==> run a <==
==> flow/design.v <==
`timescale 1ns / 10ps
module fir(
    input clk,                               
    input signed [15:0] noisy_signal,        
    output signed [15:0] filtered_signal     
);
    integer i, j;
    localparam [143:0] COEFFS = {16'h04F6,    
                                 16'h0AE4,    
                                 16'h1089,    
                                 16'h1469,    
                                 16'h160F,    
                                 16'h1496,    
                                 16'h1089,    
                                 16'h0AE4,    
                                 16'h04F6};   
    reg signed [15:0] delayed_signal [0:8];
    reg signed [31:0] prod  [0:8];
    reg signed [32:0] sum_0 [0:4];
    reg signed [33:0] sum_1 [0:2];
    reg signed [34:0] sum_2 [0:1];
    reg signed [35:0] sum_3;
    always @(posedge clk) begin
        delayed_signal[0] <= noisy_signal;
        for (i = 1; i <= 8; i = i + 1) begin
            delayed_signal[i] <= delayed_signal[i - 1];
        end
    end
    always @(posedge clk) begin
        for (j = 0; j <= 8; j = j + 1) begin
            prod[j] <= delayed_signal[j] * $signed(COEFFS[16*j +: 16]);
        end
    end
    always @(posedge clk) begin
        sum_0[0] <= prod[0] + prod[1];
        sum_0[1] <= prod[2] + prod[3];
        sum_0[2] <= prod[4] + prod[5];
        sum_0[3] <= prod[6] + prod[7];
        sum_0[4] <= prod[8];
    end
    always @(posedge clk) begin
        sum_1[0] <= sum_0[0] + sum_0[1];
        sum_1[1] <= sum_0[2] + sum_0[3];
        sum_1[2] <= sum_0[4];
    end
    always @(posedge clk) begin
        sum_2[0] <= sum_1[0] + sum_1[1];
        sum_2[1] <= sum_1[2];
    end
    always @(posedge clk) begin
        sum_3 <= sum_2[0] + sum_2[1];
    end
    assign filtered_signal = $signed(sum_3[35:14]);
endmodule
==> flow/run.sh <==
#!/bin/bash
# the make line also repeats each setting of config.mk as NAME=value (left out here)
make -C /OpenROAD-flow-scripts/flow DESIGN_CONFIG=/design/flow/config.mk WORK_HOME=/design/flow/orfs CLKGATE_MAP_FILE= finish
==> flow/config.mk <==
export PLATFORM = sky130hd
export DESIGN_NAME = fir
export DESIGN_NICKNAME = fir
export VERILOG_FILES = /design/flow/design.v
export SDC_FILE = /design/flow/constraint.sdc
export NUM_CORES = 4
export LEC_CHECK = 0
export CAP_MARGIN = 10
export CELL_PAD_IN_SITES_DETAIL_PLACEMENT = 1
export CELL_PAD_IN_SITES_GLOBAL_PLACEMENT = 1
export CORE_ASPECT_RATIO = 1.56
export CORE_MARGIN = 8
export CORE_UTILIZATION = 41
export CTS_CLUSTER_DIAMETER = 328
export GPL_TIMING_DRIVEN = 1
export MIN_ROUTING_LAYER = met1
export PLACE_DENSITY_LB_ADDON = 0.18
export SETUP_SLACK_MARGIN = 0.64
export SLEW_MARGIN = 0
export TNS_END_PERCENT = 50
==> flow/constraint.sdc <==
create_clock -name core_clock -period 6.91 [get_ports {clk}]
set_input_delay 1.3820 -clock core_clock [delete_from_list [all_inputs] [get_ports {clk}]]
set_output_delay 1.3820 -clock core_clock [all_outputs]
set_load 0.01 [all_outputs]
==> run b (differences from run a) <==
- ABC_AREA: unset -> 1
- CAP_MARGIN: 10 -> 20
- CELL_PAD_IN_SITES_DETAIL_PLACEMENT: 1 -> unset
- CELL_PAD_IN_SITES_GLOBAL_PLACEMENT: 1 -> unset
- CORE_ASPECT_RATIO: 1.56 -> unset
- CORE_MARGIN: 8 -> 2
- CORE_UTILIZATION: 41 -> 72
- CTS_CLUSTER_DIAMETER: 328 -> 330
- CTS_CLUSTER_SIZE: unset -> 99
- GPL_TIMING_DRIVEN: 1 -> unset
- MIN_ROUTING_LAYER: met1 -> unset
- PLACE_DENSITY_LB_ADDON: 0.18 -> unset
- SETUP_SLACK_MARGIN: 0.64 -> unset
- SLEW_MARGIN: 0 -> 20
- TNS_END_PERCENT: 50 -> 10
==> flow/constraint.sdc (replaced) <==
create_clock -name core_clock -period 3.17 [get_ports {clk}]
set_input_delay 0.6340 -clock core_clock [delete_from_list [all_inputs] [get_ports {clk}]]
set_output_delay 0.6340 -clock core_clock [all_outputs]
set_load 0.01 [all_outputs]
==> run c (differences from run a) <==
- CAP_MARGIN: 10 -> 20
- CELL_PAD_IN_SITES_DETAIL_PLACEMENT: 1 -> unset
- CELL_PAD_IN_SITES_GLOBAL_PLACEMENT: 1 -> unset
- CORE_ASPECT_RATIO: 1.56 -> unset
- CORE_MARGIN: 8 -> 6
- CORE_UTILIZATION: 41 -> 40
- CTS_CLUSTER_DIAMETER: 328 -> unset
- GPL_TIMING_DRIVEN: 1 -> unset
- PLACE_DENSITY_LB_ADDON: 0.18 -> 0.02
- SETUP_SLACK_MARGIN: 0.64 -> unset
- SLEW_MARGIN: 0 -> 20
- TNS_END_PERCENT: 50 -> unset
==> flow/constraint.sdc (replaced) <==
create_clock -name core_clock -period 6.0 [get_ports {clk}]
set_input_delay 1.2000 -clock core_clock [delete_from_list [all_inputs] [get_ports {clk}]]
set_output_delay 1.2000 -clock core_clock [all_outputs]
set_load 0.01 [all_outputs]
==> run d (differences from run a) <==
- ABC_AREA: unset -> 1
- CAP_MARGIN: 10 -> 20
- CELL_PAD_IN_SITES_DETAIL_PLACEMENT: 1 -> 2
- CORE_ASPECT_RATIO: 1.56 -> unset
- CORE_MARGIN: 8 -> 2
- CORE_UTILIZATION: 41 -> 40
- CTS_CLUSTER_DIAMETER: 328 -> unset
- GPL_TIMING_DRIVEN: 1 -> 0
- MAX_ROUTING_LAYER: unset -> met4
- MIN_ROUTING_LAYER: met1 -> unset
- PLACE_DENSITY_LB_ADDON: 0.18 -> unset
- SETUP_SLACK_MARGIN: 0.64 -> unset
- SLEW_MARGIN: 0 -> 20
- TNS_END_PERCENT: 50 -> unset
==> flow/constraint.sdc (replaced) <==
create_clock -name core_clock -period 6.0 [get_ports {clk}]
set_input_delay 1.2000 -clock core_clock [delete_from_list [all_inputs] [get_ports {clk}]]
set_output_delay 1.2000 -clock core_clock [all_outputs]
set_load 0.01 [all_outputs]
==> comparison <==
Run c completed without violations. Run a ran to the end with no violations. Run b ended with an error in 5_1_grt, error GRT-0232. Run d went through all stages and came out clean. In run d the utilization is lower than in run a, by 1.1 points. Of run a and run c, run a has the higher worst setup slack (gap 0.74 ns). Fmax: run a is lower than run c (2.9%). Of run d and run c, run d has the higher hold slack (gap 0.0068 ns). Non-clock buffer count, lowest first: run d, run a, run c. Of run b and run c, run b has the higher synthesized cell count (gap 58%, measured against run c). Design area, highest first: run d, run c, run a.
==> figures <==
item	run d	run c	run b	run a
Mapped cell area	65860 um^2	56090 um^2	65860 um^2	56090 um^2
Worst Clk Skew	0.02983 ns	0.05757 ns	-	0.03200 ns
Measured slew at the worst slew-check pin	1.060 ns	0.9891 ns	-	1.047 ns
Max incr delay on CP	0.72 ns	0.60 ns	-	0.72 ns
Number of antenna repair diodes	1	4	-	1
Critical path arrival	6.23 ns	6.28 ns	-	6.39 ns
Clock buf count	101	118	-	88
Routed metal-1 wirelength	102.8 mm	68.78 mm	-	52.65 mm
Total setup buffers inserted after CTS	0	0	32	0
Outcome	timing/DRC/antenna clean	timing/DRC/antenna clean	aborted with a tool error	timing/DRC/antenna clean
Failing step	-	-	5_1_grt	-
Std-Cell Core Area	163100 um^2	138300 um^2	90290 um^2	136000 um^2
Sequential fraction of the synthesis area	0.2076	0.2438	0.2076	0.2438
Min-delay worst type	register to register	register to register	-	register to register
Mux share of post-synthesis cell area	0	0.003547	0	0.003547
Core occupancy in the finished layout	0.4395	0.4492	-	0.4509
Clock tree cell share of total cell area	0.03884	0.05022	-	0.04308
Tapcells	2175	1863	-	1795
Non-clock buffers, area share	0.005270	0.01119	-	0.007061
Combinational Gates	6140	3852	-	3852
